==> design/flow/design.v <==
module alu #(
    parameter INT_W  = 4,
    parameter FRAC_W = 6,
    parameter INST_W = 4,
    parameter DATA_W = INT_W + FRAC_W
)(
    input                     i_clk,
    input                     i_rst_n,
    input                     i_valid,
    input signed [DATA_W-1:0] i_data_a,
    input signed [DATA_W-1:0] i_data_b,
    input        [INST_W-1:0] i_inst,
    output                    o_valid,
    output       [DATA_W-1:0] o_data
);  
reg [DATA_W-1:0] o_data_w, o_data_r;
reg              o_valid_w, o_valid_r;
assign o_valid = o_valid_r;
assign o_data = o_data_r;
reg [9:0] o_data_t;  
wire signed [10:0] sum_temp;
assign sum_temp = {i_data_a[9],i_data_a} + {i_data_b[9],i_data_b};
wire signed [10:0] sub_temp;
assign sub_temp = {i_data_a[9],i_data_a} - {i_data_b[9],i_data_b};
wire signed [19:0] mult_temp;
wire signed [20:0] mult_rnd;
wire signed [14:0] mult_r;
assign mult_temp = i_data_a * i_data_b;
assign mult_rnd = $signed({mult_temp[19],mult_temp}) + $signed(21'd32);  
assign mult_r = mult_rnd[20:6];
wire signed [20:0] i_data_f;
wire signed [20:0] o_data_f;
wire signed [14:0] mult_f;
assign i_data_f = {{5{o_data_r[9]}},o_data_r,6'b0};
assign o_data_f = i_data_f + $signed({mult_temp[19],mult_temp}) + $signed(21'd32);
assign mult_f = o_data_f[20:6];
wire signed [10:0] tanh_pos;
wire signed [10:0] tanh_neg;
assign tanh_pos = ({i_data_a[9],i_data_a} + $signed(11'd33)) >>> 1;
assign tanh_neg = ({i_data_a[9],i_data_a} - $signed(11'd31)) >>> 1;
always@(*)begin
    o_data_t = 10'd0;
    case(i_inst)
        4'd0:begin  
            if (sum_temp > $signed(11'd511)) o_data_t = 10'b0111_1111_11;
            else if (sum_temp < $signed(-11'sd512)) o_data_t = 10'b1000_0000_00;
            else o_data_t = sum_temp[9:0];
        end
        4'd1:begin  
            if (sub_temp > $signed(11'd511)) o_data_t = 10'b0111_1111_11;
            else if (sub_temp < $signed(-11'sd512)) o_data_t = 10'b1000_0000_00;
            else o_data_t = sub_temp[9:0];
        end
        4'd2:begin  
            if (mult_r > $signed(15'd511)) o_data_t = 10'b0111_1111_11;
            else if (mult_r < $signed(-15'sd512)) o_data_t = 10'b1000_0000_00;
            else o_data_t = mult_r[9:0];
        end
        4'd3:begin  
            if (mult_f > $signed(15'd511)) o_data_t = 10'b0111_1111_11;
            else if (mult_f < $signed(-15'sd512)) o_data_t = 10'b1000_0000_00;
            else o_data_t = mult_f[9:0];
        end
        4'd4:begin  
            if(!i_data_a[9])begin
                if(i_data_a >= 10'b0001_1000_00) o_data_t = 10'b0001_0000_00;
                else if(i_data_a >= 10'b0000_1000_00) o_data_t = tanh_pos[9:0];
                else o_data_t = i_data_a;
            end
            else begin
                if(i_data_a >= 10'b1111_100000) o_data_t = i_data_a;
                else if(i_data_a >= 10'b1110_1000_00) o_data_t = tanh_neg[9:0];
                else o_data_t = 10'b1111_0000_00;
            end
        end
        4'd5:begin  
            o_data_t = i_data_a | (~i_data_b);
        end
        4'd6:begin  
            casez(i_data_a)
            10'b1???_????_??: o_data_t = 10'd0;
            10'b01??_????_??: o_data_t = 10'd1;
            10'b001?_????_??: o_data_t = 10'd2;
            10'b0001_????_??: o_data_t = 10'd3;
            10'b0000_1???_??: o_data_t = 10'd4;
            10'b0000_01??_??: o_data_t = 10'd5;
            10'b0000_001?_??: o_data_t = 10'd6;
            10'b0000_0001_??: o_data_t = 10'd7;
            10'b0000_0000_1?: o_data_t = 10'd8;
            10'b0000_0000_01: o_data_t = 10'd9;
            10'd0: o_data_t = 10'd10;
            endcase
        end
        4'd7:begin  
            casez(i_data_a)
            10'd0: o_data_t = 10'd0;
            10'b????_????_?1: o_data_t = 10'd0;
            10'b????_????_10: o_data_t = 10'd1;
            10'b????_???1_00: o_data_t = 10'd2;
            10'b????_??10_00: o_data_t = 10'd3;
            10'b????_?100_00: o_data_t = 10'd4;
            10'b????_1000_00: o_data_t = 10'd5;
            10'b???1_0000_00: o_data_t = 10'd6;
            10'b??10_0000_00: o_data_t = 10'd7;
            10'b?100_0000_00: o_data_t = 10'd8;
            10'b1000_0000_00: o_data_t = 10'd9;
            endcase
        end
        4'd8:begin  
            o_data_t = i_data_a[9] + i_data_a[8] +i_data_a[7] +i_data_a[6] +i_data_a[5] +i_data_a[4] +i_data_a[3] +i_data_a[2] +i_data_a[1] +i_data_a[0];
        end
        4'd9:begin  
            if(i_data_b == 10'd0) o_data_t = i_data_a;
            else if(i_data_b == 10'd1) o_data_t = {i_data_a[8:0],i_data_a[9]};
            else if(i_data_b == 10'd2) o_data_t = {i_data_a[7:0],i_data_a[9:8]};
            else if(i_data_b == 10'd3) o_data_t = {i_data_a[6:0],i_data_a[9:7]};
            else if(i_data_b == 10'd4) o_data_t = {i_data_a[5:0],i_data_a[9:6]};
            else if(i_data_b == 10'd5) o_data_t = {i_data_a[4:0],i_data_a[9:5]};
            else if(i_data_b == 10'd6) o_data_t = {i_data_a[3:0],i_data_a[9:4]};
            else if(i_data_b == 10'd7) o_data_t = {i_data_a[2:0],i_data_a[9:3]};
            else if(i_data_b == 10'd8) o_data_t = {i_data_a[1:0],i_data_a[9:2]};
            else   o_data_t = {i_data_a[0],i_data_a[9:1]};
        end
    endcase
end
always@(*) begin
    o_data_w = o_data_t;
    o_valid_w = (i_valid == 1'b1)? 1'b1:1'b0;
end
always@(posedge i_clk or negedge i_rst_n) begin
    if (!i_rst_n) begin
        o_data_r <= 'b0;
        o_valid_r <= 'b0;
    end 
    else begin
        if (i_valid) o_data_r <= o_data_w;
        o_valid_r <= o_valid_w;
    end
end
endmodule
==> design/flow/run.sh <==
#!/bin/bash
# the make line also repeats each setting of config.mk as NAME=value (left out here)
make -C /OpenROAD-flow-scripts/flow DESIGN_CONFIG=/design/flow/config.mk WORK_HOME=/design/flow/orfs CLKGATE_MAP_FILE= finish
==> design/flow/config.mk <==
export PLATFORM = sky130hd
export DESIGN_NAME = alu
export DESIGN_NICKNAME = alu
export VERILOG_FILES = /design/flow/design.v
export SDC_FILE = /design/flow/constraint.sdc
export NUM_CORES = 4
export LEC_CHECK = 0
export ABC_AREA = 1
export CAP_MARGIN = 20
export CORE_MARGIN = 2
export CORE_UTILIZATION = 72
export CTS_CLUSTER_DIAMETER = 358
export CTS_CLUSTER_SIZE = 99
export PLACE_DENSITY = 0.42
export SETUP_SLACK_MARGIN = 0.55
export SLEW_MARGIN = 20
export TNS_END_PERCENT = 5
==> design/flow/constraint.sdc <==
create_clock -name core_clock -period 2.72 [get_ports {i_clk}]
set_input_delay 0.5440 -clock core_clock [delete_from_list [all_inputs] [get_ports {i_clk}]]
set_output_delay 0.5440 -clock core_clock [all_outputs]
set_load 0.01 [all_outputs]
==> results.txt, run 1 <==
Implementation results. The flow did not finish. It got as far as 3_5_place_dp and failed there. The tool reported: "[ERROR DPL-0033] detailed placement checks failed during check placement". In the synthesized netlist the dominant register cell turns out to be dfrtp_1. Summing the areas of all compound-gate instances in the mapped netlist gives 12.66% of the synthesized area.

The floorplan has 42 rows. The number of different library cells used by synthesis comes to 49. Dividing the synthesized area by the synthesized cell count gives 6.062 µm². Vertical die size landed at 119.7 µm. I/O pin total landed at 38. The synthesis report lists the Yosys warning total as 1. Horizontal die dimension landed at 119.7 µm. Yosys cell count landed at 1590. Portion of the post-synthesis area used by sequential elements landed at 2.856%. For reference, the mux area share after synthesis is 0%. Fraction of synthesis flops using an asynchronous set or reset pin landed at 100.0%. For reference, full adder, half adder and majority cells occupy 33.15% of the area reported after synthesis. The floorplan step records an initial core utilization of 73.37%. Synthesis-stage register bit count landed at 11. Of the total synthesized cell area, the portion taken by AND, OR, NAND and NOR gates is 33.15%. Per the post-synthesis report, the number of cells in the design is 1590. Sorting the synthesized cells by how often they occur yields nand2_1 (486), inv_1 (312), nor2_1 (101).

Per the synthesis report, the single largest cell type by area occupies 20.56% of cell area. Chip area line of the yosys report landed at 0.009639 mm². By area the synthesized netlist is led by fa_1 (21%), nand2_1 (19%), ha_1 (13%). Sorting the synthesis cell report by count puts at the top nand2_1.

Final weighted congestion in routability-driven placement landed at 1.115. The biggest area contributor in the post-synthesis netlist is fa_1. Grouping non-sequential cells by family puts the most area in adder cells. The chip occupies 0.01433 mm². Post-synthesis cell area landed at 0.009639 mm². Number of I/O port buffers landed at 37. In this run, the synthesized area fraction spent on xor and xnor cells is recorded as 3.453%. The number of nets handed over by synthesis was 1813. The core region is 0.01314 mm². Count of library flops with an enable pin landed at 0.
## through the flow
stage          worst slack [ns]  instance area (µm²)  TNS [ns]  std cells
2_1_floorplan            -3.554                10120    -35.12       1590
3_3_place_gp             -4.383                12720    -43.11       2059
==> run 2, diff against run 1 <==
- ABC_AREA: 1 -> unset
- CORE_UTILIZATION: 72 -> 71
- CTS_CLUSTER_DIAMETER: 358 -> unset
- CTS_CLUSTER_SIZE: 99 -> 13
- PLACE_DENSITY: 0.42 -> unset
- PLACE_DENSITY_LB_ADDON: unset -> 0.24
- SETUP_SLACK_MARGIN: 0.55 -> -0.51
- TNS_END_PERCENT: 5 -> unset
- clock period: 2.72 -> 8.69 ns (I/O delays scaled with it)
==> run 2 against run 1 <==
Against the previous run:
- the flow stops in 5_1_grt
- die area down 6.1%
- synthesized cell count decreased by 26%
- area after synthesis is 7.6% lower
==> results.txt, run 2 <==
Implementation results. For this run the detailed placement stage logged an HPWL of 28330 µm. The synthesis-stage register bit count is 11 (unchanged). Sorting the synthesized cells by how often they occur yields inv_1 (156), nand2_1 (114), nor2_1 (109).

By area, the combinational part of the netlist is dominated by adder cells. For reference, the top cells by area after synthesis are fa_1 (22%), ha_1 (14%), inv_1 (6.6%). In the post-synthesis netlist, the cell with the most instances is inv_1. The I/O pin total was 38 (unchanged). Number of buffers on the longest clock path landed at 2. Sum of overflow across all layers after global routing landed at 31. The share of synthesized cell area in and-or and or-and compound cells is 24.35% (+12 points). The count of library flops with an enable pin is 0 (unchanged). Floorplan utilization landed at 73.52% (+0.15 points). The area enclosed by the die boundary came to 0.01345 mm² (-6.1%).

Total instance count after detailed placement landed at 1525. The floorplan net count is 1396 (-23%). The count of unique library cells instantiated by Yosys was 92 (+88%). XOR/XNOR share of the synthesized area landed at 4.876% (+1.4 points). Chip area line of the yosys report landed at 0.008905 mm² (-7.6%). Per the synthesis report, the dominant area consumer among library cells is fa_1. The Yosys warning count is 1 (unchanged). The vertical die size was 116.0 µm (-3.1%). Fraction of synthesis flops using an asynchronous set or reset pin landed at 100.0% (unchanged). The yosys cell count was 1173 (-26%). CTS placed an instance of clkbuf_16 at the clock tree root.

Post-placement worst setup slack landed at -0.8722 ns. In this run the number of H-tree levels came out at 1. Area fraction in full adders, half adders and majority gates landed at 35.89% (+2.7 points). Post-synthesis cell area landed at 0.008905 mm² (-7.6%). The run stopped with a tool error. Number of I/O port buffers landed at 37 (unchanged).

The horizontal die dimension came to 116.0 µm (-3.1%). The mean area per synthesized cell came to 7.591 µm² (+25%). The final weighted congestion in routability-driven placement was 1.131 (+1.5%).

In this run the cell area measured after placement is 0.01077 mm². The multiplexer share of the synthesized area came to 1.911% (+1.9 points). The number of instances in the synthesized netlist is 1173 (-26%). The share of the synthesized area in the top cell type was 22.26% (+1.7 points). Counting the buffers created by CTS gives 3. The row count was 40 (-4.8%). Clock sink count landed at 11. The first error in the log reads "[ERROR GRT-0232] Routing congestion too high. Check the congestion heatmap in the GUI". The flow stopped in 5_1_grt.

Portion of the post-synthesis area used by sequential elements landed at 3.091% (+0.24 points). Summed over all routing layers, the global router reports a total usage of 72.27%. The area of the placeable core was 0.01211 mm² (-7.8%). Simple-gate area share of the yosys netlist landed at 20.30% (-13 points). Per the synth stats, the flop cell with the highest instance count is dfrtp_1.
[run 2: through the flow]
stage | TNS (ns)
floorplan | -3.273
global placement | -4.502
detailed placement | -7.569
CTS | -4.026
[run 2: routing by layer]
metal	overflow	GRT usage, %
met4	12	66.83
met5	0	27.41
met2	16	90.49
met1	1	71.98
met3	2	58.21
[run 2: timing repair]
action                                  in CTS
endpoints found under the setup margin       9
buffers inserted                             3
cloned                                       0
hold endpoints to repair                     0
pin swaps                                    4
hold buffers                                 0
gates resized                                9
==> run 3, diff against run 2 <==
- CAP_MARGIN: 20 -> 5
- CORE_UTILIZATION: 71 -> 65
- CTS_CLUSTER_DIAMETER: unset -> 28
- CTS_CLUSTER_SIZE: 13 -> unset
- PLACE_DENSITY_LB_ADDON: 0.24 -> unset
- SETUP_SLACK_MARGIN: -0.51 -> 2.59
- TNS_END_PERCENT: unset -> 5
==> run 3 against run 2 <==
Against the previous run:
- the run again fails in 5_1_grt
- die area grew 8.9%
- synthesized cell count is the same
- area after synthesis is the same
==> results.txt, run 3 <==
Implementation results. The flow did not finish. Progress stopped at 5_1_grt. The tool reported: "[ERROR GRT-0232] Routing congestion too high. Check the congestion heatmap in the GUI". The floorplan utilization is 66.98% (-6.5 points). By area the synthesized netlist is led by fa_1 (22%), ha_1 (14%), inv_1 (6.6%). Per the synthesis report, the dominant area consumer among library cells is fa_1. The area enclosed by the die boundary came to 0.01465 mm² (+8.9%). The vertical die size was 121.0 µm (+4.4%). The area of the placeable core is 0.01330 mm² (+9.8%). The count of library flops with an enable pin is 0 (unchanged). For reference, the top logic cell family by area is adder cells. Mean area per synthesized cell landed at 7.591 µm² (unchanged). The number of clock buffers inserted by TritonCTS was 3 (unchanged). Final HPWL from detailed placement landed at 28570 µm (+0.86%). Area fraction in full adders, half adders and majority gates landed at 35.89% (unchanged). Fraction of synthesis flops using an asynchronous set or reset pin landed at 100.0% (unchanged). Number of buffers on the longest clock path landed at 2 (unchanged). Yosys cell count landed at 1173 (unchanged). Clock sink count landed at 11 (unchanged).

Global-route usage over all layers landed at 66.25%. The global route stage reports its total congestion overflow as 33. The total instance count after detailed placement is 1536 (+0.72%). The count of unique library cells instantiated by Yosys was 92 (unchanged).

The simple-gate area share of the yosys netlist was 20.30% (unchanged). Post-synthesis cell area landed at 0.008905 mm² (unchanged). The floorplan net count is 1396 (unchanged). The chip area line of the yosys report was 0.008905 mm² (unchanged). Yosys reports that the most numerous cell types are inv_1 (156), nand2_1 (114), nor2_1 (109). The final weighted congestion in routability-driven placement came to 1.167 (+3.2%).

The post-placement worst setup slack was -0.8230 ns (+0.04928 ns). Maximum level of the CTS H-tree landed at 1 (unchanged). Share of synthesized cell area in and-or and or-and compound cells landed at 24.35% (unchanged). In this run the clock root is driven by a clkbuf_16. Post-cts hold buffer count landed at 0 (unchanged).

The Yosys warning count came to 1 (unchanged). The number of I/O port buffers was 37 (unchanged). XOR/XNOR share of the synthesized area landed at 4.876% (unchanged). The I/O pin total came to 38 (unchanged).

Synthesis-stage register bit count landed at 11 (unchanged). The number of instances in the synthesized netlist was 1173 (unchanged). The synthesis report names the predominant flop master as dfrtp_1. Share of the synthesized area in the top cell type landed at 22.26% (unchanged).

Horizontal die dimension landed at 121.0 µm (+4.4%). The portion of the post-synthesis area used by sequential elements was 3.091% (unchanged). The most common cell in the synthesized netlist is inv_1. The multiplexer share of the synthesized area is 1.911% (unchanged). Row count landed at 42 (+5.0%).
==> run 3: through the flow <==
stage	area (µm²)	utilization (%)
detailed placement	10890	81.94
global placement	10890	81.94
CTS	11490	86.44
floorplan	9129	-
==> run 3: routing by layer <==
metal | GRT overflow | GRT usage, %
met4 | 16 | 60.54
met5 | 0 | 11.40
met1 | 1 | 69.93
met3 | 0 | 42.81
met2 | 16 | 87.46
==> run 3: repair_timing <==
| action | in CTS |
|---|---|
| buffers inserted | 26 |
| gates resized | 182 |
| setup endpoints to repair | 10 |
| pin swaps | 50 |
==> run 4, diff against run 3 <==
- CAP_MARGIN: 5 -> 15
- CORE_UTILIZATION: 65 -> 70
- CTS_CLUSTER_DIAMETER: 28 -> unset
- CTS_CLUSTER_SIZE: unset -> 40
- GPL_TIMING_DRIVEN: unset -> 1
- MAX_ROUTING_LAYER: unset -> met5
- SETUP_SLACK_MARGIN: 2.59 -> -0.74
- TNS_END_PERCENT: 5 -> 50
- clock period: 8.69 -> 8.54 ns (I/O delays scaled with it)
==> run 4 against run 3 <==
Against the previous run:
- area after synthesis stayed put
- synthesized cell count stayed put
- the layout now fails its checks (setup timing)
- die area is 6.9% lower
==> results.txt, run 4 <==
Status on the layout run. Maximum level of the CTS H-tree landed at 1 (unchanged). In the finished design, the share of the clock period the worst path needs comes to 110.3%. The most common cell in the synthesized netlist is inv_1. For the final database, setup skew stands at 0.0006039 ns. Wire segments on met2 add up to 15680 µm in the final route. Area overhead of the layout relative to synthesis landed at 24.00%. The fraction of synthesis flops using an asynchronous set or reset pin is 100.0% (unchanged). The routed layout has 11140 vias.

Number of clock buffers inserted by TritonCTS landed at 3 (unchanged). I/O pin total landed at 38 (unchanged). Buffer and inverter count on the worst path landed at 9. STA classifies the critical path endpoint as a register. Area fraction in full adders, half adders and majority gates landed at 35.89% (unchanged).

The number of I/O port buffers was 37 (unchanged). Vertical die size landed at 116.8 µm (-3.5%). Number of antenna-violating nets in the routed design landed at 0. The type recorded for the worst min-delay path is reg2reg. Clock-pin slew reported for the worst setup and hold paths after clock tree synthesis landed at 0.04 ns.

Looking at hold timing, the worst path starts from o_data_r[1]. Chip area line of the yosys report landed at 0.008905 mm² (unchanged). The post-placement worst setup slack is -1.015 ns (-0.1921 ns). The run finished, with violations left. The synthesized design spends more area on one cell type than any other, namely fa_1.

The floorplan net count came to 1396 (unchanged). The synthesis-stage register bit count came to 11 (unchanged). After filler insertion, the fill cell instance count of the layout stands at 647.

Horizontal die dimension landed at 116.8 µm (-3.5%). Met3 routed wirelength landed at 6038 µm. Final worst setup slack landed at -0.8796 ns. The timing report gives the biggest stage delay along the critical path as 0.56 ns. The max-slew check reports its worst relative slack as 24.75%. Highest net fanout along the worst path landed at 7. Count of library flops with an enable pin landed at 0 (unchanged). The floorplan utilization came to 71.14% (+4.2 points). The mean area per synthesized cell came to 7.591 µm² (unchanged).

Number of failing setup endpoints in the final timing report landed at 10. The share of the synthesized area in the top cell type is 22.26% (unchanged). The report gives the cell count of the worst hold path as 2.

In the final design database the tool counted 1590 nets. The area enclosed by the die boundary was 0.01364 mm² (-6.9%). The row count is 41 (-2.4%). Grouping non-sequential cells by family puts the most area in adder cells. Clock sink count landed at 11 (unchanged). Post-cts hold buffer count landed at 0 (unchanged).

Number of buffers on the longest clock path landed at 2 (unchanged). After detailed routing, the total wire length is 38540 µm. The checks that failed were setup timing.

The capture point of the worst register-to-register path is recorded as o_data_r[5]. Number of cells on the critical path landed at 32. The timing report shows that the slowest cell on the worst path is fa_1.

For this run, the detailed router's first-pass iteration total came to 15. The yosys cell count was 1173 (unchanged).

The main area contributors are fa_1 (22%), ha_1 (14%), inv_1 (6.6%). The simple-gate area share of the yosys netlist is 20.30% (unchanged). The count of unique library cells instantiated by Yosys came to 92 (unchanged). Global-route usage over all layers landed at 51.85%. Reg-to-reg setup timing slack landed at 5.02 ns. Sum of overflow across all layers after global routing landed at 0. The commonest register cell is dfrtp_1. Mean number of vias per cell landed at 7.233. The critical path is of the in2reg type.

Data arrival time of the critical path landed at 9.51 ns. TritonCTS built the clock tree. Entering global routing, the biggest net connects 21 pins.

The capture point of the critical path was reported as o_data_r[3]. Pins over their slew limit in the final report were tallied at 0. Counting cells, the worst reg-to-reg path comes to 11. The area of the placeable core is 0.01252 mm² (-5.9%). Portion of the post-synthesis area used by sequential elements landed at 3.091% (unchanged).

The required time at the worst endpoint is listed as 8.63 ns. The XOR/XNOR share of the synthesized area was 4.876% (unchanged). In this design, the largest share of critical-path delay is due to adder cells. The critical path starts at i_data_a[0].

Wire length per cell landed at 25.02 µm. Yosys warning count landed at 1 (unchanged). The via count of the first global-routing pass was 10680. Final HPWL from detailed placement landed at 28460 µm (-0.38%).

The routed design could run at a clock period as short as 9.420 ns. Static timing analysis puts the maximum clock frequency at 106.2 MHz. At the later pin of the worst-skew pair, clock insertion delay measures 0.24 ns. Number of instances in the synthesized netlist landed at 1173 (unchanged). The multiplexer share of the synthesized area is 1.911% (unchanged).

Max-capacitance violation count landed at 0. The first global-routing pass estimated 54210 µm of wire. The cell sitting at the root of the clock tree is a clkbuf_16. The worst setup path is launched from an input port. Met1 layer wirelength in the final routing landed at 12460 µm. TritonRoute reported its final design rule violation total as 0. The highest metal layer carrying signal wires in the routed design is met5. Post-synthesis cell area landed at 0.008905 mm² (unchanged). For reference, the top cells by count after synthesis are inv_1 (156), nand2_1 (114), nor2_1 (109). The initial antenna violation count is 2. Count of endpoints failing hold in the final timing report landed at 0.

Starting DRC count in detailed routing landed at 2421. Looking at the reg2reg group, the worst path starts from o_data_r[0].

Warning total across the stage logs landed at 51. Final weighted congestion in routability-driven placement landed at 1.111 (-4.8%). Slew at the pin closest to its max-slew limit landed at 1.120 ns. The share of synthesized cell area in and-or and or-and compound cells is 24.35% (unchanged).

Looking at the hold checks, the worst path lands on o_data_r[1].
## run 4: metal layers
metal,vias to the layer above,track usage [%]
met5,-,0
li1,4506,-
met4,2,37.41
met2,1231,79.27
met1,4940,61.93
met3,460,16.12
## run 4: per-stage QoR
step / instances / setup TNS (ns) / utilization [%] / cell area [µm²] / hold WS, ns
floorplan: 1173 / -4.353 / - / 8905 / 0.5745
global placement: 1534 / -5.260 / 86.38 / 10810 / 0.5787
detailed placement: 1534 / -8.540 / 86.38 / 10810 / 0.5726
CTS: 1538 / -5.956 / 87.04 / 10890 / 0.5856
global route: 1539 / -9.343 / 88.19 / 11040 / 0.6360
finish: 1540 / -6.942 / 88.21 / 11040 / 0.5970
## run 4: area by class of cell
class	count	area, µm²	area share (%)
Sequential cell	11	275.3	2.493
Timing Repair Buffer	243	1942	17.59
Tap cell	172	215.2	1.949
Antenna cell	2	5.005	0.04533
Inverter	166	623.1	5.643
Multi-Input combinational cell	942	7903	71.57
Clock buffer	4	78.83	0.7139
## run 4: repair_timing
action,CTS,global route
endpoints found under the hold margin,0,0
gates resized,1,48
pin swaps,0,12
buffers inserted,0,4
gates cloned,0,0
endpoints found under the setup margin,2,9
==> run 5, diff against run 4 <==
- CAP_MARGIN: 15 -> 20
- CELL_PAD_IN_SITES_GLOBAL_PLACEMENT: unset -> 3
- CORE_MARGIN: 2 -> 7
- CORE_UTILIZATION: 70 -> 36
- CTS_CLUSTER_DIAMETER: unset -> 274
- MIN_ROUTING_LAYER: unset -> met2
- PLACE_DENSITY_LB_ADDON: unset -> 0.0
- SETUP_SLACK_MARGIN: -0.74 -> 3.06
- clock period: 8.54 -> 13.8 ns (I/O delays scaled with it)
==> run 5 against run 4 <==
Against the previous run:
- the run now finishes clean
- worst setup slack improved by 4.2 ns
- sequential cell count did not move
- cell count is 0.26% lower
==> results.txt, run 5 <==
Status on the layout run. The slew at the pin closest to its max-slew limit is 1.130 ns (+0.009395 ns). Final HPWL from detailed placement landed at 28720 µm (+0.88%). The final weighted congestion in routability-driven placement came to 0.9920 (-11%). The endpoint of the worst hold path is reported as o_data_r[1]. The fraction of synthesis flops using an asynchronous set or reset pin came to 100.0% (unchanged).

Count of unique library cells instantiated by Yosys landed at 92 (unchanged). The number of failing setup endpoints in the final timing report is 0 (-10). The critical path ends at o_data_r[8]. The total negative setup slack was 0 ns (+6.942 ns). Non-filler instance count after layout landed at 1536 (-0.26%). The final setup skew came to 0.001046 ns (+0.0004423 ns).

The area of all sequential standard cells came to 275.3 µm² (unchanged). Number of filler cells placed in the layout landed at 2630 (+310%). Worst-case headroom to the max-slew limit landed at 23.70% (-1.0 points).

The largest incremental delay on the critical path was 0.63 ns (+0.07 ns). The setup path with the least slack is of type in2reg. Area fraction in full adders, half adders and majority gates landed at 35.89% (unchanged). The number of remaining DRC errors is 0 (unchanged).

Number of cells on the critical path landed at 29 (-9.4%). Post-synth the commonest register cell is dfrtp_1. Count of cells along the worst hold path landed at 2 (unchanged). The most critical min-delay path falls under reg2reg. The number of nets in the layout was 1425 (-10%). The area enclosed by the die boundary is 0.02934 mm² (+120%). Reg-to-reg setup timing slack landed at 10.43 ns (+5.41 ns). The floorplan utilization is 36.62% (-35 points). Clock-pin slew reported for the worst setup and hold paths after clock tree synthesis landed at 0.05 ns (about the same). The biggest area contributor in the post-synthesis netlist is fa_1.

The data required time of the critical path came to 13.88 ns (+5.25 ns). The count of library flops with an enable pin came to 0 (unchanged). Yosys warning count landed at 1 (unchanged).

Per the STA report, the cell with the highest stage delay on the worst path is fa_1. Number of max-slew violations in the final report landed at 0 (unchanged). Setup repair after global routing left no endpoint under its margin.

Area of the multi-input gates landed at 0.007939 mm² (+0.46%). Per STA, the worst path accumulates the most delay in the family adder cells. Number of instances in the synthesized netlist landed at 1173 (unchanged). Of the combinational cells, the family taking the most area is adder cells. The number of buffers on the longest clock path came to 2 (unchanged).

The flow ran to the end and the layout has no timing, DRC or antenna violations. Post-layout period usage of the worst path landed at 75.93% (-34 points). Area overhead of the layout relative to synthesis landed at 14.09%.

Minimum clock period landed at 10.48 ns. First-pass GRT wire length landed at 57480 µm (+6.0%). The worst setup path is launched from an input port. Chip area line of the yosys report landed at 0.008905 mm² (unchanged).

Number of antenna-violating nets in the routed design landed at 0 (unchanged). Per the timing report, the achievable frequency comes out to 95.44 MHz. Synthesis-stage register bit count landed at 11 (unchanged). For the worst min-delay path, the startpoint reported by OpenROAD is o_data_r[1]. Max-capacitance violation count landed at 0 (unchanged). The maximum level of the CTS H-tree came to 1 (unchanged). The commonest cells after synthesis are inv_1 (156), nand2_1 (114), nor2_1 (109). The share of synthesized cell area in and-or and or-and compound cells is 24.35% (unchanged). The simple-gate area share of the yosys netlist came to 20.30% (unchanged). Yosys cell count landed at 1173 (unchanged). Clock sink count landed at 11 (unchanged).

Aggregate routed wire length landed at 38280 µm (-0.67%). TritonCTS built the clock tree. The endpoint identified for the worst register-to-register timing path is o_data_r[8]. The vertical die size is 171.3 µm (+47%).

The insertion delay of the later-clocked pin in the worst-skew pair is 0.24 ns (about the same). Area of the placeable core landed at 0.02432 mm² (+94%). Wire length per cell landed at 24.92 µm (-0.42%).

Post-cts hold buffer count landed at 0 (unchanged). The data arrival time of the critical path is 10.56 ns (+1.05 ns). Warning total across the stage logs landed at 49 (-3.9%). By area the synthesized netlist is led by fa_1 (22%), ha_1 (14%), inv_1 (6.6%). XOR/XNOR share of the synthesized area landed at 4.876% (unchanged).

The buffer and inverter count on the worst path was 7 (-2). Number of clock buffers inserted by TritonCTS landed at 3 (unchanged). Multiplexer share of the synthesized area landed at 1.911% (unchanged). Post-synthesis cell area landed at 0.008905 mm² (unchanged). I/O pin total landed at 38 (unchanged). Initial antenna violation count landed at 2 (unchanged).

The number of detailed-route iterations in the first pass came to 13 (-2). The highest net fanout along the worst path came to 23 (+16). The launch point of the worst register-to-register path is recorded as o_data_r[1]. The most critical setup path has its startpoint at i_data_a[1].

The starting DRC count in detailed routing came to 2488 (+2.8%). The largest net degree at the start of global routing came to 30 (+43%). The floorplan net count came to 1396 (unchanged). The share of the core filled with cells in the final layout came to 41.78% (-46 points). The portion of the post-synthesis area used by sequential elements came to 3.091% (unchanged).

The global-route usage over all layers was 39.05% (-13 points). The cell sitting at the root of the clock tree is a clkbuf_16. The number of I/O port buffers came to 37 (unchanged).

inv_1 is the most common cell in the netlist. Mean area per synthesized cell landed at 7.591 µm² (unchanged).

Horizontal die dimension landed at 171.3 µm (+47%). The sum of overflow across all layers after global routing is 0 (unchanged). Depth of the worst register-to-register path landed at 12 (+1). Mean number of vias per cell landed at 8.189 (+13%). Row count landed at 57 (+39%).

Overall via count from detail_route landed at 12580 (+13%). The total instance count after detailed placement came to 1505 (-1.9%). Count of endpoints failing hold in the final timing report landed at 0 (unchanged).

The worst setup path is captured at a register. The via count of the first global-routing pass was 14060 (+32%). Counting stages on the worst path, the most repeated cell is fa_1. Smallest hold slack landed at 0.5926 ns (-0.004440 ns). Share of the synthesized area in the top cell type landed at 22.26% (unchanged).
-- run 5: timing repair --
action                                  CTS  global route
gates cloned                              0             1
endpoints found under the setup margin    9            10
resized                                  27            72
buffers inserted                          4            11
pin swaps                                 2             8
-- run 5: layout make-up --
class / instances / share of cell area [%]
diodes: 11 / 0.2709
flip-flops and latches: 11 / 2.709
repair buffers: 78 / 7.623
well taps: 324 / 3.990
multi-input cells: 942 / 78.14
clock buffers: 4 / 0.7759
inverters: 166 / 6.490
-- run 5: stage by stage --
stage          instance area (µm²)  setup slack, ns
6_report                     10160            3.322
5_1_grt                      10160            3.026
4_1_cts                       9807            3.074
3_5_place_dp                  9643            2.225
3_3_place_gp                  9643            2.238
2_1_floorplan                 8905            3.658
-- run 5: layer usage --
layer	vias to the layer above	wire [µm]	global-route usage [%]
li1	4155	-	-
met1	4381	0	-
met2	3566	17660	45.14
met3	453	16310	54.33
met4	24	3737	6.590
met5	-	574	18.58
==> run 6, diff against run 5 <==
- CELL_PAD_IN_SITES_GLOBAL_PLACEMENT: 3 -> unset
- CORE_MARGIN: 7 -> 2
- CORE_UTILIZATION: 36 -> 66
- CTS_CLUSTER_DIAMETER: 274 -> unset
- CTS_CLUSTER_SIZE: 40 -> 93
- GPL_TIMING_DRIVEN: 1 -> unset
- MAX_ROUTING_LAYER: met5 -> unset
- MIN_ROUTING_LAYER: met2 -> unset
- PLACE_DENSITY: unset -> 0.4
- PLACE_DENSITY_LB_ADDON: 0.0 -> unset
- SETUP_SLACK_MARGIN: 3.06 -> unset
- TNS_END_PERCENT: 50 -> unset
- clock period: 13.8 -> 7.17 ns (I/O delays scaled with it)
==> run 6 against run 5 <==
Against the previous run:
- the run now fails in 5_1_grt
- die area is 51% lower
- area after synthesis stayed put
- synthesized cell count stayed put
==> results.txt, run 6 <==
Implementation results. The flow did not finish. It got as far as 5_1_grt and failed there. The first error in the log reads "[ERROR GRT-0116] Global routing finished with congestion. Check the congestion regions in the DRC Viewer".

Horizontal die dimension landed at 120.2 µm (-30%). Post-cts hold buffer count landed at 0 (unchanged). The chip area line of the yosys report was 0.008905 mm² (unchanged).

The multiplexer share of the synthesized area is 1.911% (unchanged). The yosys cell count came to 1173 (unchanged). Ranked by instance count, the synthesized netlist is headed by inv_1 (156), nand2_1 (114), nor2_1 (109). Mean area per synthesized cell landed at 7.591 µm² (unchanged).

The clock sink count was 11 (unchanged). Looking at the clock tree report, the root buffer type is clkbuf_16. The biggest area contributor in the post-synthesis netlist is fa_1. inv_1 is the most common cell in the netlist. The global route stage reports its total congestion overflow as 2. Overall routing resource usage recorded by global route was 63.45%.

The number of buffers on the longest clock path came to 2 (unchanged). Portion of the post-synthesis area used by sequential elements landed at 3.091% (unchanged). After synthesis, the largest family of logic cells by area is adder cells. Final weighted congestion in routability-driven placement landed at 1.040 (+4.8%). The simple-gate area share of the yosys netlist was 20.30% (unchanged). The area enclosed by the die boundary is 0.01444 mm² (-51%).

Number of instances in the synthesized netlist landed at 1173 (unchanged). Final HPWL from detailed placement landed at 29080 µm (+1.3%). Floorplan net count landed at 1396 (unchanged). The XOR/XNOR share of the synthesized area is 4.876% (unchanged). The I/O pin total came to 38 (unchanged). Floorplan utilization landed at 67.51% (+31 points).

Post-synthesis cell area landed at 0.008905 mm² (unchanged). Count of library flops with an enable pin landed at 0 (unchanged). Fraction of synthesis flops using an asynchronous set or reset pin landed at 100.0% (unchanged).

The vertical die size is 120.2 µm (-30%). Row count landed at 42 (-26%). The number of clock buffers inserted by TritonCTS came to 3 (unchanged). The share of synthesized cell area in and-or and or-and compound cells is 24.35% (unchanged). The Yosys warning count came to 1 (unchanged).

The post-place instance area was 0.01121 mm² (+16%). Number of I/O port buffers landed at 37 (unchanged). The area fraction in full adders, half adders and majority gates is 35.89% (unchanged). Among all flip-flop cells after synthesis, the most frequent one is dfrtp_1.

Area of the placeable core landed at 0.01319 mm² (-46%). Share of the synthesized area in the top cell type landed at 22.26% (unchanged). The maximum level of the CTS H-tree came to 1 (unchanged). Synthesis-stage register bit count landed at 11 (unchanged).

Count of unique library cells instantiated by Yosys landed at 92 (unchanged). Ranked by total cell area, the synthesized netlist is headed by fa_1 (22%), ha_1 (14%), inv_1 (6.6%).
-- run 6: layer usage --
metal | GRT overflow | GRT usage (%)
met5 | 0 | 0
met4 | 2 | 61.18
met3 | 0 | 36.26
met2 | 0 | 86.15
met1 | 0 | 67.59
-- run 6: repair_timing --
action	CTS
setup buffers	15
resized	161
pin swaps	63
endpoints found under the setup margin	10
-- run 6: stage by stage --
| step | utilization [%] | hold slack, ns | setup TNS, ns | std cells | setup slack [ns] |
|---|---|---|---|---|---|
| detailed placement | 84.99 | 0.5427 | -18.96 | 1569 | -2.035 |
| floorplan | - | 0.5626 | -7.563 | 1173 | -1.010 |
| CTS | 89.39 | 0.5581 | -8.591 | 1587 | -0.9691 |
| global placement | 84.99 | 0.5509 | -15.61 | 1569 | -1.683 |
==> run 7, diff against run 6 <==
- ABC_AREA: unset -> 1
- CORE_ASPECT_RATIO: unset -> 1.41
- CORE_UTILIZATION: 66 -> 72
- CTS_CLUSTER_DIAMETER: unset -> 358
- CTS_CLUSTER_SIZE: 93 -> 99
- HOLD_SLACK_MARGIN: unset -> 0.27
- PLACE_DENSITY: 0.4 -> 0.42
- SETUP_SLACK_MARGIN: unset -> 0.65
- TNS_END_PERCENT: unset -> 5
- clock period: 7.17 -> 2.71 ns (I/O delays scaled with it)
==> run 7 against run 6 <==
Against the previous run:
- the flow stops in 4_1_cts
- synthesized cell count grew 36%
- area after synthesis grew 8.2%
- die area shrank 0.66%
==> results.txt, run 7 <==
Implementation results. The portion of the post-synthesis area used by sequential elements is 2.856% (-0.24 points). Looking at area per cell type in the netlist, the leader is fa_1. Total instance count after detailed placement landed at 2067 (+32%). The XOR/XNOR share of the synthesized area came to 3.453% (-1.4 points). The final HPWL from detailed placement came to 37460 µm (+29%).

Number of I/O port buffers landed at 37 (unchanged). The final weighted congestion in routability-driven placement is 1.093 (+5.1%). Area enclosed by the die boundary landed at 0.01434 mm² (-0.66%). The chip area line of the yosys report came to 0.009639 mm² (+8.2%). Row count landed at 50 (+19%).

The most frequently used library cell after synthesis is nand2_1. The run stopped with a tool error. Yosys cell count landed at 1590 (+36%). The post-placement worst setup slack is -5.176 ns (-3.141 ns). The first error in the log reads "[ERROR DPL-0038] Utilization greater than 100%, impossible to legalize".

Floorplan utilization landed at 73.02% (+5.5 points). Simple-gate area share of the yosys netlist landed at 33.15% (+13 points). Number of instances in the synthesized netlist landed at 1590 (+36%).

Yosys warning count landed at 1 (unchanged). Multiplexer share of the synthesized area landed at 0% (-1.9 points). Mean area per synthesized cell landed at 6.062 µm² (-20%). The post-synthesis cell area came to 0.009639 mm² (+8.2%). The main area contributors are fa_1 (21%), nand2_1 (19%), ha_1 (13%). The fraction of synthesis flops using an asynchronous set or reset pin came to 100.0% (unchanged). The count of library flops with an enable pin came to 0 (unchanged). The vertical die size came to 141.4 µm (+18%).

Counting instances in the post-synthesis netlist gives the leading cell types as nand2_1 (486), inv_1 (312), nor2_1 (101). The count of unique library cells instantiated by Yosys was 49 (-47%). Per the synth stats, the flop cell with the highest instance count is dfrtp_1. Area fraction in full adders, half adders and majority gates landed at 33.15% (-2.7 points). The post-place instance area came to 0.01275 mm² (+14%). The synthesis-stage register bit count was 11 (unchanged). The share of the synthesized area in the top cell type came to 20.56% (-1.7 points). Among the non-sequential cells, adder cells take the most area. The area of the placeable core is 0.01320 mm² (about the same). It got as far as 4_1_cts and failed there.

Floorplan net count landed at 1813 (+30%). Share of synthesized cell area in and-or and or-and compound cells landed at 12.66% (-12 points). Horizontal die dimension landed at 101.4 µm (-16%). The I/O pin total was 38 (unchanged).
[run 7: metrics by stage]
stage	hold slack [ns]	util, %
after detailed placement	0.5686	96.62
after global placement	0.5621	96.62
after floorplan	0.2464	-
==> run 8, diff against run 7 <==
- CORE_ASPECT_RATIO: 1.41 -> unset
- CORE_UTILIZATION: 72 -> 62
- CTS_CLUSTER_DIAMETER: 358 -> 160
- HOLD_SLACK_MARGIN: 0.27 -> unset
- PLACE_DENSITY: 0.42 -> unset
- SETUP_SLACK_MARGIN: 0.65 -> unset
- TNS_END_PERCENT: 5 -> unset
- clock period: 2.71 -> 6.05 ns (I/O delays scaled with it)
==> run 8 against run 7 <==
Against the previous run:
- the flow stops in 5_1_grt
- die area grew 15%
- area after synthesis is the same
- synthesized cell count is the same
==> results.txt, run 8 <==
Implementation results. The row count came to 45 (-10%). In the synthesized netlist the dominant register cell turns out to be dfrtp_1. The first error in the log reads "[ERROR GRT-0232] Routing congestion too high. Check the congestion heatmap in the GUI". The total instance count after detailed placement is 1951 (-5.6%).

The main area contributors are fa_1 (21%), nand2_1 (19%), ha_1 (13%). Simple-gate area share of the yosys netlist landed at 33.15% (unchanged). Count of unique library cells instantiated by Yosys landed at 49 (unchanged). The floorplan utilization was 63.41% (-9.6 points). Summed over all instances, the cell type with the most area after synthesis is fa_1. The cell sitting at the root of the clock tree is a clkbuf_16. The commonest cells after synthesis are nand2_1 (486), inv_1 (312), nor2_1 (101). The I/O pin total was 38 (unchanged). Multiplexer share of the synthesized area landed at 0% (unchanged). The number of clock buffers added by TritonCTS is 3. The share of the synthesized area in the top cell type is 20.56% (unchanged).

Per the CTS log, the maximum H-tree level is 1. The final weighted congestion in routability-driven placement is 1.060 (-3.0%). For this run the aggregate overflow at the end of global routing stands at 69. Post-synthesis cell area landed at 0.009639 mm² (unchanged). The floorplan net count is 1813 (unchanged). Yosys warning count landed at 1 (unchanged). Number of buffers on the longest clock path landed at 2.

The final HPWL from detailed placement is 26940 µm (-28%). The vertical die size came to 128.7 µm (-9.0%). According to the logs, the last stage reached was 5_1_grt.

The synthesis-stage register bit count came to 11 (unchanged). Chip area line of the yosys report landed at 0.009639 mm² (unchanged). The portion of the post-synthesis area used by sequential elements is 2.856% (unchanged). Mean area per synthesized cell landed at 6.062 µm² (unchanged). The number of I/O port buffers was 37 (unchanged). Sorting the synthesis cell report by count puts at the top nand2_1.

The XOR/XNOR share of the synthesized area was 3.453% (unchanged). In this run, post-CTS hold repair placed 0 buffers. The area enclosed by the die boundary is 0.01656 mm² (+15%). Clock tree synthesis found a total of 11 sinks. Global-route usage over all layers landed at 78.09%.

The run stopped with a tool error. Share of synthesized cell area in and-or and or-and compound cells landed at 12.66% (unchanged). Count of library flops with an enable pin landed at 0 (unchanged). Grouping non-sequential cells by family puts the most area in adder cells. The yosys cell count is 1590 (unchanged). Area of the placeable core landed at 0.01520 mm² (+15%). The horizontal die dimension is 128.7 µm (+27%).

The fraction of synthesis flops using an asynchronous set or reset pin is 100.0% (unchanged). The area fraction in full adders, half adders and majority gates was 33.15% (unchanged). The number of instances in the synthesized netlist came to 1590 (unchanged).
## run 8: per-stage QoR
| step | worst slack (ns) | cell area, µm² | utilization (%) |
|---|---|---|---|
| after floorplan | -0.8843 | 10160 | - |
| after global placement | -1.712 | 11860 | 78.03 |
| after detailed placement | -1.895 | 11860 | 78.03 |
| after CTS | -1.006 | 12850 | 84.53 |
## run 8: what timing repair did
action,CTS
cloned,6
endpoints found under the setup margin,10
resized,205
setup buffers,46
pin swaps,125
## run 8: layer usage
layer | track usage (%) | overflow
met1 | 78.79 | 2
met4 | 73.27 | 30
met3 | 66.32 | 3
met5 | 40.59 | 0
met2 | 92.37 | 34
==> run 9, diff against run 8 <==
- ABC_AREA: 1 -> unset
- CORE_UTILIZATION: 62 -> 68
- CTS_CLUSTER_DIAMETER: 160 -> 358
- clock period: 6.05 -> 3.42 ns (I/O delays scaled with it)
==> run 9 against run 8 <==
Against the previous run:
- the run fails in 4_1_cts
- area after synthesis down 7.6%
- die area shrank 15%
- synthesized cell count down 26%
==> results.txt, run 9 <==
Implementation results. Portion of the post-synthesis area used by sequential elements landed at 3.091% (+0.24 points). The share of the synthesized area in the top cell type is 22.26% (+1.7 points). For reference, the top logic cell family by area is adder cells. Yosys cell count landed at 1173 (-26%). The synthesis report names the predominant flop master as dfrtp_1. The XOR/XNOR share of the synthesized area is 4.876% (+1.4 points). inv_1 is the most common cell in the netlist.

Count of library flops with an enable pin landed at 0 (unchanged). Area fraction in full adders, half adders and majority gates landed at 35.89% (+2.7 points). The synthesis-stage register bit count came to 11 (unchanged). Floorplan utilization landed at 69.99% (+6.6 points).

Horizontal die dimension landed at 118.4 µm (-8.0%). The row count is 41 (-8.9%). Multiplexer share of the synthesized area landed at 1.911% (+1.9 points).

The mean area per synthesized cell came to 7.591 µm² (+25%). The post-synthesis cell area came to 0.008905 mm² (-7.6%). The post-placement worst setup slack was -5.032 ns (-3.137 ns).

The flow did not finish. The chip area line of the yosys report was 0.008905 mm² (-7.6%). The flow stopped in 4_1_cts. Fraction of synthesis flops using an asynchronous set or reset pin landed at 100.0% (unchanged). The simple-gate area share of the yosys netlist was 20.30% (-13 points). Area enclosed by the die boundary landed at 0.01403 mm² (-15%). The number of instances in the synthesized netlist was 1173 (-26%). The I/O pin total is 38 (unchanged). The synthesis run shows the most used standard cells to be inv_1 (156), nand2_1 (114), nor2_1 (109).

Of all cell types, the one taking the most synthesized area is fa_1. The count of unique library cells instantiated by Yosys is 92 (+88%). Share of synthesized cell area in and-or and or-and compound cells landed at 24.35% (+12 points).

The final weighted congestion in routability-driven placement came to 1.070 (+0.94%). Area of the placeable core landed at 0.01272 mm² (-16%). Yosys warning count landed at 1 (unchanged). The post-place instance area came to 0.01184 mm² (-0.18%). Yosys attributes the largest share of cell area to fa_1 (22%), ha_1 (14%), inv_1 (6.6%). The number of I/O port buffers was 37 (unchanged). The vertical die size is 118.4 µm (-8.0%).

The floorplan net count is 1396 (-23%). The first error in the log reads "[ERROR DPL-0033] detailed placement checks failed during check placement". Final HPWL from detailed placement landed at 33970 µm (+26%).
-- run 9: through the flow --
stage	setup TNS (ns)	std cells
floorplan	-37.56	1173
global placement	-45.38	1648
detailed placement	-49.46	1648
==> run 10, diff against run 9 <==
- CORE_UTILIZATION: 68 -> 72
- CTS_CLUSTER_DIAMETER: 358 -> unset
- CTS_CLUSTER_SIZE: 99 -> unset
- PLACE_DENSITY_LB_ADDON: unset -> 0.24
- clock period: 3.42 -> 7.88 ns (I/O delays scaled with it)
==> run 10 against run 9 <==
Against the previous run:
- synthesized cell count is the same
- the run again fails in 4_1_cts
- die area shrank 5.4%
- area after synthesis is the same
==> results.txt, run 10 <==
Implementation results. The vertical die size came to 115.2 µm (-2.7%). The synthesis run identifies the leading combinational cell family as adder cells. Mean area per synthesized cell landed at 7.591 µm² (unchanged).

The final weighted congestion in routability-driven placement was 1.158 (+8.2%). The first error in the log reads "[ERROR DPL-0033] detailed placement checks failed during check placement". Count of unique library cells instantiated by Yosys landed at 92 (unchanged). It got as far as 4_1_cts and failed there.

The XOR/XNOR share of the synthesized area is 4.876% (unchanged). Sorting the Yosys area breakdown by cell type puts at the top fa_1. Share of the synthesized area in the top cell type landed at 22.26% (unchanged).

Yosys warning count landed at 1 (unchanged). The multiplexer share of the synthesized area came to 1.911% (unchanged). The share of synthesized cell area in and-or and or-and compound cells is 24.35% (unchanged).

The main area contributors are fa_1 (22%), ha_1 (14%), inv_1 (6.6%). The floorplan net count was 1396 (unchanged). The area of the placeable core was 0.01206 mm² (-5.2%). The number of instances in the synthesized netlist came to 1173 (unchanged).

The post-synthesis cell area is 0.008905 mm² (unchanged). The chip area line of the yosys report was 0.008905 mm² (unchanged). Row count landed at 40 (-2.4%). I/O pin total landed at 38 (unchanged).

The floorplan utilization was 73.83% (+3.8 points). Synthesis-stage register bit count landed at 11 (unchanged). The number of I/O port buffers came to 37 (unchanged).

The flow did not finish. The fraction of synthesis flops using an asynchronous set or reset pin was 100.0% (unchanged). Final HPWL from detailed placement landed at 29640 µm (-13%). Simple-gate area share of the yosys netlist landed at 20.30% (unchanged). Area fraction in full adders, half adders and majority gates landed at 35.89% (unchanged). Counting instances in the post-synthesis netlist gives the leading cell types as inv_1 (156), nand2_1 (114), nor2_1 (109). Portion of the post-synthesis area used by sequential elements landed at 3.091% (unchanged).

Horizontal die dimension landed at 115.2 µm (-2.7%). The most frequently used library cell after synthesis is inv_1. The post-placement worst setup slack came to -1.441 ns (+3.592 ns). Count of library flops with an enable pin landed at 0 (unchanged). Looking at the cell usage after synthesis, the top flip-flop cell is dfrtp_1. Area enclosed by the die boundary landed at 0.01327 mm² (-5.4%).

Yosys cell count landed at 1173 (unchanged).
-- run 10: metrics by stage --
stage          cell area, µm²  cells
2_1_floorplan            9226   1173
3_5_place_dp            11040   1539
3_3_place_gp            11040   1539
==> run 11, diff against run 10 <==
- CAP_MARGIN: 20 -> 15
- CORE_UTILIZATION: 72 -> 70
- CTS_CLUSTER_SIZE: unset -> 40
- GPL_TIMING_DRIVEN: unset -> 1
- MAX_ROUTING_LAYER: unset -> met5
- SETUP_SLACK_MARGIN: unset -> -0.64
- TNS_END_PERCENT: unset -> 50
- clock period: 7.88 -> 8.17 ns (I/O delays scaled with it)
==> run 11 against run 10 <==
Against the previous run:
- the flow stops in 5_1_grt
- synthesized cell count is the same
- area after synthesis is the same
- die area grew 2.8%
==> results.txt, run 11 <==
Implementation results. Final weighted congestion in routability-driven placement landed at 1.090 (-5.8%). Per the TritonCTS log, the buffer count is 3. Area fraction in full adders, half adders and majority gates landed at 35.89% (unchanged). Fraction of synthesis flops using an asynchronous set or reset pin landed at 100.0% (unchanged). Area enclosed by the die boundary landed at 0.01364 mm² (+2.8%). Portion of the post-synthesis area used by sequential elements landed at 3.091% (unchanged). The share of the synthesized area in the top cell type is 22.26% (unchanged). The multiplexer share of the synthesized area came to 1.911% (unchanged). The total instance count after detailed placement was 1538 (-0.065%). XOR/XNOR share of the synthesized area landed at 4.876% (unchanged). Per the synthesis report, the dominant area consumer among library cells is fa_1.

The vertical die size came to 116.8 µm (+1.4%). The final HPWL from detailed placement came to 27890 µm (-5.9%). The row count was 41 (+2.5%). Post-synthesis cell area landed at 0.008905 mm² (unchanged). Yosys cell count landed at 1173 (unchanged). According to the CTS report, the clock sink count is 11. The I/O pin total is 38 (unchanged). Sorting the synthesis cell report by count puts at the top inv_1. The floorplan net count is 1396 (unchanged). Share of synthesized cell area in and-or and or-and compound cells landed at 24.35% (unchanged).

The first error in the log reads "[ERROR GRT-0232] Routing congestion too high. Check the congestion heatmap in the GUI". Among all flip-flop cells after synthesis, the most frequent one is dfrtp_1. The cell sitting at the root of the clock tree is a clkbuf_16. In the post-synthesis netlist, the biggest area contributors are fa_1 (22%), ha_1 (14%), inv_1 (6.6%). Global routing used 72.10% of the available tracks across all layers. The count of unique library cells instantiated by Yosys came to 92 (unchanged).

Post-place instance area landed at 0.01086 mm² (-1.6%). Mean area per synthesized cell landed at 7.591 µm² (unchanged). Number of instances in the synthesized netlist landed at 1173 (unchanged).

Chip area line of the yosys report landed at 0.008905 mm² (unchanged). After synthesis, the largest family of logic cells by area is adder cells. The simple-gate area share of the yosys netlist was 20.30% (unchanged). The commonest cells after synthesis are inv_1 (156), nand2_1 (114), nor2_1 (109).

Count of library flops with an enable pin landed at 0 (unchanged). Synthesis-stage register bit count landed at 11 (unchanged). The run ended at 5_1_grt.

Area of the placeable core landed at 0.01252 mm² (+3.8%). Number of I/O port buffers landed at 37 (unchanged). Per the GRT congestion report, total overflow comes to 46.

The longest clock path from root to sink contains 2 buffers. The Yosys warning count is 1 (unchanged). The run stopped with a tool error. The floorplan utilization is 71.14% (-2.7 points). Maximum level of the CTS H-tree landed at 1.

The post-placement worst setup slack was -1.243 ns (+0.1973 ns). Horizontal die dimension landed at 116.8 µm (+1.4%).
[run 11: layer usage]
metal,GRT overflow,global-route usage (%)
met5,0,21.48
met2,26,90.29
met3,0,52.99
met4,20,69.49
met1,0,74.37
[run 11: stage by stage]
step / setup TNS, ns / util (%)
after CTS: -5.762 / 88.21
after global placement: -8.677 / 86.73
after floorplan: -5.170 / -
after detailed placement: -11.20 / 86.73
[run 11: repair_timing]
action / 4_1_cts
setup buffers: 6
resized: 47
endpoints found under the setup margin: 9
hold buffers: 0
pin swaps: 15
==> run 12, diff against run 11 <==
- CAP_MARGIN: 15 -> 20
- CORE_UTILIZATION: 70 -> 71
- CTS_CLUSTER_SIZE: 40 -> 37
- GPL_TIMING_DRIVEN: 1 -> unset
- MAX_ROUTING_LAYER: met5 -> unset
- SETUP_SLACK_MARGIN: -0.64 -> -0.76
- TNS_END_PERCENT: 50 -> unset
- clock period: 8.17 -> 7.9 ns (I/O delays scaled with it)
==> run 12 against run 11 <==
Against the previous run:
- the flow again stops in 5_1_grt
- synthesized cell count did not move
- die area fell by 1.4%
- area after synthesis did not move
==> results.txt, run 12 <==
Implementation results. The flow did not finish. It got as far as 5_1_grt and failed there. The tool reported: "[ERROR GRT-0116] Global routing finished with congestion. Check the congestion regions in the DRC Viewer". Vertical die size landed at 116.0 µm (-0.68%). The number of instances in the synthesized netlist came to 1173 (unchanged). Number of buffers on the longest clock path landed at 2 (unchanged). The fraction of synthesis flops using an asynchronous set or reset pin came to 100.0% (unchanged). The maximum level of the CTS H-tree came to 1 (unchanged). By count the netlist is led by inv_1 (156), nand2_1 (114), nor2_1 (109).

Floorplan net count landed at 1396 (unchanged). Sum of overflow across all layers after global routing landed at 315. The main area contributors are fa_1 (22%), ha_1 (14%), inv_1 (6.6%). The count of library flops with an enable pin is 0 (unchanged). The final HPWL from detailed placement is 30800 µm (+10%). Count of unique library cells instantiated by Yosys landed at 92 (unchanged). Global-route usage over all layers landed at 86.13%.

The clock sink count was 11 (unchanged). The floorplan utilization is 73.52% (+2.4 points). Area enclosed by the die boundary landed at 0.01345 mm² (-1.4%).

Share of the synthesized area in the top cell type landed at 22.26% (unchanged). Clock tree synthesis selected as its root buffer the cell clkbuf_16. The synthesis-stage register bit count is 11 (unchanged). The Yosys warning count is 1 (unchanged). Among the non-sequential cells, adder cells take the most area. Simple-gate area share of the yosys netlist landed at 20.30% (unchanged). The I/O pin total came to 38 (unchanged). The number of clock buffers inserted by TritonCTS was 3 (unchanged). In the post-synthesis netlist, the cell with the most instances is inv_1.

The area of the placeable core was 0.01211 mm² (-3.2%). The share of synthesized cell area in and-or and or-and compound cells is 24.35% (unchanged). The total instance count after detailed placement was 1539 (+0.065%).

Portion of the post-synthesis area used by sequential elements landed at 3.091% (unchanged). Final weighted congestion in routability-driven placement landed at 1.123 (+3.0%). The area fraction in full adders, half adders and majority gates was 35.89% (unchanged). Yosys cell count landed at 1173 (unchanged). Row count landed at 40 (-2.4%).

Mean area per synthesized cell landed at 7.591 µm² (unchanged). XOR/XNOR share of the synthesized area landed at 4.876% (unchanged). The chip area line of the yosys report came to 0.008905 mm² (unchanged).

Post-synthesis cell area landed at 0.008905 mm² (unchanged). Horizontal die dimension landed at 116.0 µm (-0.68%). The number of I/O port buffers was 37 (unchanged).

Per the synth stats, the flop cell with the highest instance count is dfrtp_1. The synthesized design spends more area on one cell type than any other, namely fa_1. Multiplexer share of the synthesized area landed at 1.911% (unchanged).
==> run 12: routing by layer <==
metal,GRT overflow,global-route usage [%]
met1,8,83.28
met2,188,102.8
met3,8,71.13
met4,111,92.30
met5,0,37.04
==> run 12: through the flow <==
stage	setup WS, ns	TNS [ns]	area (µm²)	util [%]
3_3_place_gp	-1.178	-10.84	10930	90.23
3_5_place_dp	-1.674	-15.09	10930	90.23
4_1_cts	-0.7533	-6.548	11300	93.30
2_1_floorplan	-0.7575	-5.658	8956	-
==> run 12: what timing repair did <==
action / 4_1_cts
pin swaps: 26
endpoints found under the setup margin: 10
setup buffers: 8
resized: 92
hold buffers: 0
==> run 13, diff against run 12 <==
- CORE_UTILIZATION: 71 -> 72
- CTS_CLUSTER_SIZE: 37 -> 40
- GPL_TIMING_DRIVEN: unset -> 1
- MAX_ROUTING_LAYER: unset -> met5
- PLACE_DENSITY_LB_ADDON: 0.24 -> 0.0
- SETUP_SLACK_MARGIN: -0.76 -> unset
- SLEW_MARGIN: 20 -> 40
- TNS_END_PERCENT: unset -> 50
- clock period: 7.9 -> 9.18 ns (I/O delays scaled with it)
==> run 13 against run 12 <==
Against the previous run:
- the run again fails in 5_1_grt
- die area shrank 1.3%
- synthesized cell count is the same
- area after synthesis unchanged
==> results.txt, run 13 <==
Implementation results. The Yosys warning count was 1 (unchanged). Number of buffers on the longest clock path landed at 2 (unchanged). I/O pin total landed at 38 (unchanged). The run stopped with a tool error. Per the run summary, the flow got no further than 5_1_grt.

Sorting the synthesized cells by how often they occur yields inv_1 (156), nand2_1 (114), nor2_1 (109). Global routing consumed, over all layers together, 68.89% of the routing resources. Post-cts hold buffer count landed at 0 (unchanged). The count of library flops with an enable pin was 0 (unchanged). Area fraction in full adders, half adders and majority gates landed at 35.89% (unchanged). The tree is rooted in a clkbuf_16. The simple-gate area share of the yosys netlist is 20.30% (unchanged).

The maximum level of the CTS H-tree is 1 (unchanged). The multiplexer share of the synthesized area was 1.911% (unchanged). Per the synthesis report, the dominant area consumer among library cells is fa_1.

The chip area line of the yosys report came to 0.008905 mm² (unchanged). After synthesis, the largest family of logic cells by area is adder cells. Vertical die size landed at 115.2 µm (-0.67%). Row count landed at 40 (unchanged). Post-synthesis cell area landed at 0.008905 mm² (unchanged). The area of the placeable core came to 0.01206 mm² (-0.41%). The clock sink count was 11 (unchanged). The number of instances in the synthesized netlist was 1173 (unchanged). Floorplan utilization landed at 73.83% (+0.31 points). Fraction of synthesis flops using an asynchronous set or reset pin landed at 100.0% (unchanged). By area the synthesized netlist is led by fa_1 (22%), ha_1 (14%), inv_1 (6.6%). The number of clock buffers inserted by TritonCTS is 3 (unchanged). The yosys cell count came to 1173 (unchanged). The portion of the post-synthesis area used by sequential elements came to 3.091% (unchanged). The horizontal die dimension is 115.2 µm (-0.67%). The final HPWL from detailed placement came to 27870 µm (-9.5%). The final weighted congestion in routability-driven placement came to 1.187 (+5.7%). The area enclosed by the die boundary came to 0.01327 mm² (-1.3%).

The share of synthesized cell area in and-or and or-and compound cells was 24.35% (unchanged). Sum of overflow across all layers after global routing landed at 5. Share of the synthesized area in the top cell type landed at 22.26% (unchanged). The most used flip-flop cell after synthesis is dfrtp_1. Floorplan net count landed at 1396 (unchanged).

The synthesis-stage register bit count was 11 (unchanged). Among all cell types in the netlist, the one instantiated most often is inv_1. Post-place instance area landed at 0.01051 mm² (-3.8%). The number of I/O port buffers came to 37 (unchanged). Total instance count after detailed placement landed at 1486 (-3.4%). The count of unique library cells instantiated by Yosys came to 92 (unchanged).

Mean area per synthesized cell landed at 7.591 µm² (unchanged). The XOR/XNOR share of the synthesized area was 4.876% (unchanged). The tool reported: "[ERROR GRT-0232] Routing congestion too high. Check the congestion heatmap in the GUI".
==> run 13: per-layer routing <==
metal / track usage, % / GRT overflow
met1: 69.19 / 0
met5: 14.07 / 0
met2: 90.31 / 3
met3: 46.86 / 0
met4: 69.72 / 2
==> run 13: stage by stage <==
stage	setup slack [ns]
after floorplan	0.005902
after global placement	-0.2587
after detailed placement	-0.5999
after CTS	-0.01875
==> run 13: timing repair <==
item                                    CTS
pin swaps                                12
endpoints found under the setup margin    9
gates resized                            31
setup buffers                             3
==> run 14, diff against run 13 <==
- ABC_AREA: unset -> 1
- CTS_CLUSTER_DIAMETER: unset -> 160
- CTS_CLUSTER_SIZE: 40 -> 99
- GPL_TIMING_DRIVEN: 1 -> unset
- MAX_ROUTING_LAYER: met5 -> unset
- PLACE_DENSITY_LB_ADDON: 0.0 -> unset
- SETUP_SLACK_MARGIN: unset -> 2.24
- SLEW_MARGIN: 40 -> 20
- TNS_END_PERCENT: 50 -> 5
- clock period: 9.18 -> 9.77 ns (I/O delays scaled with it)
==> run 14 against run 13 <==
Against the previous run:
- die area grew 8.0%
- area after synthesis grew 8.2%
- the flow again stops in 5_1_grt
- synthesized cell count grew 36%
==> results.txt, run 14 <==
Implementation results. The synthesis-stage register bit count came to 11 (unchanged). The final HPWL from detailed placement came to 24590 µm (-12%). Share of the synthesized area in the top cell type landed at 20.56% (-1.7 points). The floorplan net count is 1813 (+30%). Sorting the synthesized cells by how often they occur yields nand2_1 (486), inv_1 (312), nor2_1 (101). The row count came to 42 (+5.0%). The tree is rooted in a clkbuf_16. The count of library flops with an enable pin was 0 (unchanged). The number of buffers on the longest clock path was 2 (unchanged).

Count of unique library cells instantiated by Yosys landed at 49 (-47%). Among the non-sequential cells, adder cells take the most area. The largest total area in the synthesized netlist belongs to fa_1. Post-synthesis cell area landed at 0.009639 mm² (+8.2%). The final weighted congestion in routability-driven placement came to 1.038 (-13%). The floorplan utilization came to 73.37% (-0.46 points). After synthesis, the cell types taking the most area are fa_1 (21%), nand2_1 (19%), ha_1 (13%).

Number of I/O port buffers landed at 37 (unchanged). The area of the placeable core came to 0.01314 mm² (+8.9%). Yosys cell count landed at 1590 (+36%). The share of synthesized cell area in and-or and or-and compound cells came to 12.66% (-12 points).

Maximum level of the CTS H-tree landed at 1 (unchanged). Portion of the post-synthesis area used by sequential elements landed at 2.856% (-0.24 points). Total global-route track usage over all layers is 83.72%.

The XOR/XNOR share of the synthesized area came to 3.453% (-1.4 points). Looking at the gate-level netlist, the highest instance count belongs to nand2_1. The flow stopped in 5_1_grt.

The horizontal die dimension is 119.7 µm (+3.9%). For this run the aggregate overflow at the end of global routing stands at 217. The area fraction in full adders, half adders and majority gates is 33.15% (-2.7 points). Area enclosed by the die boundary landed at 0.01433 mm² (+8.0%). The chip area line of the yosys report was 0.009639 mm² (+8.2%). Simple-gate area share of the yosys netlist landed at 33.15% (+13 points). Fraction of synthesis flops using an asynchronous set or reset pin landed at 100.0% (unchanged). Mean area per synthesized cell landed at 6.062 µm² (-20%). The number of clock buffers inserted by TritonCTS came to 3 (unchanged).

Number of instances in the synthesized netlist landed at 1590 (+36%). The Yosys warning count is 1 (unchanged). The tool reported: "[ERROR GRT-0116] Global routing finished with congestion. Check the congestion regions in the DRC Viewer". Multiplexer share of the synthesized area landed at 0% (-1.9 points). Post-place instance area landed at 0.01051 mm² (about the same). Post-cts hold buffer count landed at 0 (unchanged). In the synthesized netlist the dominant register cell turns out to be dfrtp_1.

The vertical die size came to 119.7 µm (+3.9%). Clock sink count landed at 11 (unchanged). The flow did not finish.

The I/O pin total is 38 (unchanged).
[run 14: layer usage]
layer  global-route usage [%]  GRT overflow
met1                    81.85             4
met2                    98.32           101
met3                    70.20             4
met4                    87.94           106
met5                    39.34             2
[run 14: timing repair]
action                     4_1_cts
gates resized                  353
gates cloned                     3
pin swaps                      137
setup buffers                   73
setup endpoints to repair       10
[run 14: metrics by stage]
stage / setup slack, ns / cells / utilization [%]
after floorplan: 2.086 / 1590 / -
after global placement: 0.8559 / 1771 / 79.97
after detailed placement: 0.7280 / 1771 / 79.97
after CTS: 2.167 / 1851 / 92.43
